Setup of build 41:
## fft_16
module fft_16 #(
    parameter WD = 12,
    parameter WNRD = 9
)(
    input                  clk,
    input                  rst_n,
    input                  en,
    input  signed [WD-1:0] sin_re,
    input  signed [WD-1:0] sin_im,
    output signed [WD-1:0] sout_re,
    output signed [WD-1:0] sout_im
);
Size in the first run: about 460 flip-flops, roughly 51 I/O pins, ~53,000 µm² of cells after synthesis.
export LEC_CHECK = 0
export ABC_AREA = 1
export CAP_MARGIN = 5
export CORE_MARGIN = 2
export CORE_UTILIZATION = 71
export CTS_CLUSTER_DIAMETER = 306
export SETUP_SLACK_MARGIN = -0.47
export SLEW_MARGIN = 20
create_clock -name core_clock -period 8.49 [get_ports {clk}]
run.sh (not shown) runs the stock make flow with config.mk's settings and CLKGATE_MAP_FILE=.
The final report for build 41 shows a completed flow and a layout that fails verification, specifically negative setup slack.
[inputs] build 21 vs build 41
==> flow/config.mk <==
export PLATFORM = sky130hd
export DESIGN_NAME = fft_16
export DESIGN_NICKNAME = fft_16
export VERILOG_FILES = /design/flow/design.v
export SDC_FILE = /design/flow/constraint.sdc
export NUM_CORES = 4
export LEC_CHECK = 0
export CAP_MARGIN = 20
export CORE_MARGIN = 2
export CORE_UTILIZATION = 40
export SLEW_MARGIN = 20
==> flow/constraint.sdc <==
create_clock -name core_clock -period 11.0 [get_ports {clk}]
set_input_delay 2.2000 -clock core_clock [delete_from_list [all_inputs] [get_ports {clk}]]
set_output_delay 2.2000 -clock core_clock [all_outputs]
set_load 0.01 [all_outputs]
==> results <==
Build 41 has higher area fraction in and, or, nand and nor cells after synthesis than build 21.
Going from build 41 to build 21, the clock insertion delay at the later pin of the skew report was found to have gone up by 50 ps.
Delta (build 21 minus build 41): number of cells on the worst reg-to-reg path now sits higher; number of clock buffers in the layout now sits higher.
Summary of build 41 and build 21: one run falls short of a clean finish, namely build 41.
| build 41 | all stages done | FAIL | negative setup slack |
Setup WNS build 41 -> build 21: better
Wire length of the first global-routing pass: build 21 better than build 41
In the metrics for build 21 and build 41, the one carrying the higher starting density of the core is build 41.
What build 42 does differently from build 21 at the input level:
diff --git a/flow/config.mk b/flow/config.mk
--- a/flow/config.mk
+++ b/flow/config.mk
@@ -7,5 +7,10 @@
 export LEC_CHECK = 0
+export ABC_AREA = 1
 export CAP_MARGIN = 20
 export CORE_MARGIN = 2
-export CORE_UTILIZATION = 40
+export CORE_UTILIZATION = 72
+export CTS_CLUSTER_DIAMETER = 263
+export CTS_CLUSTER_SIZE = 44
+export PLACE_DENSITY_LB_ADDON = 0.2
+export SETUP_SLACK_MARGIN = 1.7
 export SLEW_MARGIN = 20
==> flow/constraint.sdc <==
create_clock -name core_clock -period 6.63 [get_ports {clk}]
set_input_delay 1.3260 -clock core_clock [delete_from_list [all_inputs] [get_ports {clk}]]
set_output_delay 1.3260 -clock core_clock [all_outputs]
set_load 0.01 [all_outputs]
==> results <==
Run status, build 42: aborted in global routing (5_1_grt), error ODB-0269. Build 21: PASS, flow complete, no timing, DRC or antenna violations. HPWL after detailed placement went up by more than 10% going from build 21 to build 42. On build 42: area fraction in compound gates is 5.3 points lower than what build 21 gave. Build 42 vs build 21, number of placement rows went down by 33. Build 42 has area reported by Yosys stat above what build 21 had.
Input changes introduced in build 43 (baseline for comparison: build 42):
diff --git a/flow/config.mk b/flow/config.mk
--- a/flow/config.mk
+++ b/flow/config.mk
@@ -11,6 +11,5 @@
 export CORE_UTILIZATION = 72
-export CTS_CLUSTER_DIAMETER = 263
-export CTS_CLUSTER_SIZE = 44
-export PLACE_DENSITY_LB_ADDON = 0.2
-export SETUP_SLACK_MARGIN = 1.7
+export MAX_ROUTING_LAYER = met4
+export PLACE_DENSITY_LB_ADDON = 0.01
+export SETUP_SLACK_MARGIN = 2.43
 export SLEW_MARGIN = 20
==> flow/constraint.sdc <==
create_clock -name core_clock -period 8.37 [get_ports {clk}]
set_input_delay 1.6740 -clock core_clock [delete_from_list [all_inputs] [get_ports {clk}]]
set_output_delay 1.6740 -clock core_clock [all_outputs]
set_load 0.01 [all_outputs]
### Flow results
Post-synthesis instance total: build 43 vs build 42 identical. Every stage of build 43 finished as expected; the final checks, on the other hand, flagged negative setup slack, which means the layout fails. Total cell area reported by yosys after synthesis essentially unchanged between build 43 and build 42. Re register area share after synthesis: no difference whatsoever between build 42 and build 43. Comparing build 42 against build 43, there is no change at all in port buffer count. As far as pre-placement core utilization goes, build 42 and build 43 are indistinguishable; the numbers are identical. Re count of flip-flops with a built-in enable after synthesis: no difference whatsoever between build 42 and build 43.
Relative to build 43, the following input files were edited for build 84:
==> flow/config.mk <==
export PLATFORM = sky130hd
export DESIGN_NAME = fft_16
export DESIGN_NICKNAME = fft_16
export VERILOG_FILES = /design/flow/design.v
export SDC_FILE = /design/flow/constraint.sdc
export NUM_CORES = 4
export LEC_CHECK = 0
export CAP_MARGIN = 20
export CORE_MARGIN = 2
export CORE_UTILIZATION = 67
export CTS_CLUSTER_SIZE = 99
export PLACE_DENSITY = 0.37
export SLEW_MARGIN = 20
==> flow/constraint.sdc <==
create_clock -name core_clock -period 11.0 [get_ports {clk}]
set_input_delay 2.2000 -clock core_clock [delete_from_list [all_inputs] [get_ports {clk}]]
set_output_delay 2.2000 -clock core_clock [all_outputs]
set_load 0.01 [all_outputs]
- When build 84 is set beside build 43, its accumulated negative setup slack turns out to be 25,830 ps larger.
- Relative to build 43, core utilization has gone down in build 84.
- Build 84 completed end to end with timing, DRC and antenna clean.
- As far as number of top-level pins goes, build 43 and build 84 are indistinguishable; the numbers are identical.
- Across both runs, number of global-route vias before repair was lower for build 84 than for build 43.
> inputs changed (build 84 -> build 7)
diff --git a/flow/config.mk b/flow/config.mk
--- a/flow/config.mk
+++ b/flow/config.mk
@@ -7,7 +7,8 @@
 export LEC_CHECK = 0
-export CAP_MARGIN = 20
+export ABC_AREA = 1
+export CAP_MARGIN = 0
 export CORE_MARGIN = 2
-export CORE_UTILIZATION = 67
-export CTS_CLUSTER_SIZE = 99
-export PLACE_DENSITY = 0.37
+export CORE_UTILIZATION = 71
+export CTS_CLUSTER_DIAMETER = 236
+export SETUP_SLACK_MARGIN = -0.47
 export SLEW_MARGIN = 20
==> flow/constraint.sdc <==
create_clock -name core_clock -period 8.49 [get_ports {clk}]
set_input_delay 1.6980 -clock core_clock [delete_from_list [all_inputs] [get_ports {clk}]]
set_output_delay 1.6980 -clock core_clock [all_outputs]
set_load 0.01 [all_outputs]
[summary]
Of build 84 and build 7, just one finished clean: build 84.
No crash in build 7: every stage finished, but the layout fails its final checks due to negative setup slack.
After synthesis and placement, the instance count of build 7 is above that of build 84.
Taking build 84 as the reference, in build 7 iteration-0 DRC count of the detailed router went up by 81%, period utilization went up by 18 points.
Build 84 has higher largest driver fanout on the critical path than build 7.
Min number of nets in the finished design across build 7 and build 84: build 84
Delta (build 7 minus build 84): final hold slack decreased 19 ps, utilization increased 11 points, distinct cell type count of the synthesized netlist decreased about 40%.

Starting RTL as in the previous note.
clock: 8.49 ns
lec_check: 0
abc_area: 1
cap_margin: 5
core_margin: 2
core_utilization: 71
cts_cluster_diameter: 236
setup_slack_margin: -0.47
slew_margin: 20
The first run finished but fails on setup timing.
Then changed:
Settings changed: ABC_AREA 1 to not set, CAP_MARGIN 5 to 20, CORE_UTILIZATION 71 to 40, CTS_CLUSTER_DIAMETER 236 to not set, SETUP_SLACK_MARGIN -0.47 to not set.
Clock period 8.49 ns to 10.7 ns, I/O delays scaled along.
What happened: The new run ran to the end with no violations; hold slack loses 0.0066 ns; cell count fell by 6.8%; routed wire length drops by 23%; non-clock buffer count shrinks by 310; worst setup slack gets better by 1.5 ns; final area falls by 5.0%; core utilization is lower by 40 points; die area is higher by 74%; global-route usage fell by 21 points; area after synthesis shrinks by 1.5%.
Then changed:
Settings changed: ABC_AREA set to 1, CORE_UTILIZATION 40 to 72, PLACE_DENSITY_LB_ADDON set to 0.01.
Clock period 10.7 ns to 9.66 ns, I/O delays scaled along.
Result: Setup slack is worse by 0.056 ns. Cell area goes down by 1.2%. Non-clock buffer count goes down by 19. Worst hold slack is worse by 0.0056 ns. Register-to-register slack is worse by 0.14 ns. Via count goes up by about 11%. Routed wire length goes up by about 2.7%.
Then changed:
Settings changed: CTS_CLUSTER_DIAMETER set to 359, CTS_CLUSTER_SIZE set to 99, HOLD_SLACK_MARGIN set to 0.28, PLACE_DENSITY set to 0.37, PLACE_DENSITY_LB_ADDON 0.01 to not set, SETUP_SLACK_MARGIN set to -0.62.
Clock period 9.66 ns to 6.88 ns, I/O delays scaled along.
=> Now the flow never finished: it broke off in global routing (5_1_grt) with GRT-0232; die size is unchanged; synthesized cell count does not change; synthesized area stays the same.

Starting RTL as in the previous note.
Design fft_16, start of the top module:
module fft_16 #(
    parameter WD = 12,
    parameter WNRD = 9
)(
    input                  clk,
    input                  rst_n,
    input                  en,
    input  signed [WD-1:0] sin_re,
    input  signed [WD-1:0] sin_im,
    output signed [WD-1:0] sout_re,
    output signed [WD-1:0] sout_im
);
    localparam W16_1_RE = 9'b011101100;
    localparam W16_1_IM = 9'b110011110;
    localparam W16_2_RE = 9'b010110101;
    localparam W16_2_IM = 9'b101001010;
    localparam W16_3_RE = 9'b001100001;
    localparam W16_3_IM = 9'b100010011;
    localparam W16_4_RE = 9'b000000000;
    localparam W16_4_IM = 9'b100000000;
    localparam W16_5_RE = 9'b110011110;
    localparam W16_5_IM = 9'b100010011;
    localparam W16_6_RE = 9'b101001010;
    localparam W16_6_IM = 9'b101001010;
    localparam W16_7_RE = 9'b100010011;
    localparam W16_7_IM = 9'b110011110;
    reg [3:0] count;
    reg  signed [WNRD-1:0] w1_re, w1_im, w2_re, w2_im;
    wire signed [WNRD-1:0] w3_re, w3_im;
    reg  signed [WD-1:0] d1_re [0:7];
    reg  signed [WD-1:0] d1_im [0:7];
    wire signed [WD-1:0] bf1_a_re;
    wire signed [WD-1:0] bf1_a_im;
    wire signed [WD-1:0] bf1_b_re;
    wire signed [WD-1:0] bf1_b_im;
    wire signed [WD-1:0] mux1_a_re;
    wire signed [WD-1:0] mux1_a_im;
    wire signed [WD-1:0] mux1_b_re;
    wire signed [WD-1:0] mux1_b_im;
    wire signed [WD-1:0] tf1_re;
  ...
export LEC_CHECK = 0
export ABC_AREA = 1
export CAP_MARGIN = 10
export CELL_PAD_IN_SITES_DETAIL_PLACEMENT = 2
export CELL_PAD_IN_SITES_GLOBAL_PLACEMENT = 0
export CORE_ASPECT_RATIO = 1.35
export CORE_MARGIN = 5
export CORE_UTILIZATION = 46
export GPL_ROUTABILITY_DRIVEN = 0
export HOLD_SLACK_MARGIN = 0.12
export MIN_ROUTING_LAYER = met2
export PLACE_DENSITY = 0.82
export SETUP_SLACK_MARGIN = -0.02
export SLEW_MARGIN = 5
export TNS_END_PERCENT = 70
create_clock -name core_clock -period 12.0 [get_ports {clk}]
The starting point died in 3_5_place_dp on DPL-0033.
Edit:
CAP_MARGIN = 20   (was 10)
CELL_PAD_IN_SITES_DETAIL_PLACEMENT = 0   (was 2)
CELL_PAD_IN_SITES_GLOBAL_PLACEMENT = 1   (was 0)
CORE_ASPECT_RATIO = not set   (was 1.35)
PLACE_DENSITY = not set   (was 0.82)
PLACE_DENSITY_LB_ADDON = 0.09   (was not set)
SLEW_MARGIN = 15   (was 5)
TNS_END_PERCENT = not set   (was 70)
clock period = 9.92 ns   (was 12.0 ns; I/O delays follow)
With this change the flow finished clean.
Die area stays flat.
Synthesized area is unchanged.
Synthesized cell count is unchanged.
Edit:
ABC_AREA = not set   (was 1)
CELL_PAD_IN_SITES_DETAIL_PLACEMENT = not set   (was 0)
CELL_PAD_IN_SITES_GLOBAL_PLACEMENT = not set   (was 1)
CORE_MARGIN = 2   (was 5)
CORE_UTILIZATION = 72   (was 46)
GPL_ROUTABILITY_DRIVEN = not set   (was 0)
HOLD_SLACK_MARGIN = not set   (was 0.12)
MIN_ROUTING_LAYER = not set   (was met2)
PLACE_DENSITY_LB_ADDON = not set   (was 0.09)
SETUP_SLACK_MARGIN = -0.26   (was -0.02)
SLEW_MARGIN = 20   (was 15)
clock period = 9.7 ns   (was 9.92 ns; I/O delays follow)
Result: The changed run ran to the end with violations: setup timing; die size is lower by 39%; routed wire length shrinks by 3.5%; area after synthesis fell by 1.5%; design area goes down by 1.8%; critical path depth increases by 4.
Edit:
ABC_AREA = 1   (was not set)
CTS_CLUSTER_DIAMETER = 244   (was not set)
MAX_ROUTING_LAYER = met4   (was not set)
PLACE_DENSITY_LB_ADDON = 0.01   (was not set)
SETUP_SLACK_MARGIN = 2.43   (was -0.26)
clock period = 8.37 ns   (was 9.7 ns; I/O delays follow)
The changed run finished but failed the layout checks on setup timing.
Worst setup slack degrades by 110 ps.
Count of clock-buffer cells in the layout rises by 2.
Critical path depth does not change.
Design area rises by 7.3%.
Via count rises by 14%.
Final cell count rises by 18%.
Die area rises by 1.5%.
Register-to-register slack degrades by 400 ps.
Edit:
ABC_AREA = not set   (was 1)
CTS_CLUSTER_DIAMETER = not set   (was 244)
MAX_ROUTING_LAYER = not set   (was met4)
PLACE_DENSITY_LB_ADDON = not set   (was 0.01)
SETUP_SLACK_MARGIN = not set   (was 2.43)
clock period = 8.67 ns   (was 8.37 ns; I/O delays follow)
After rerunning: The changed run produced a layout that fails on setup timing. Via count is lower by about 4%. Cell area goes down by about 1.2%. Setup slack loses 1200 ps. Synthesized cell count came out lower by 15%. Core utilization grows by 0.47 points. Global-route usage falls by 1.5 points. Sequential cell count is unchanged. Clock skew stays flat. Die size decreases by 1.4%.
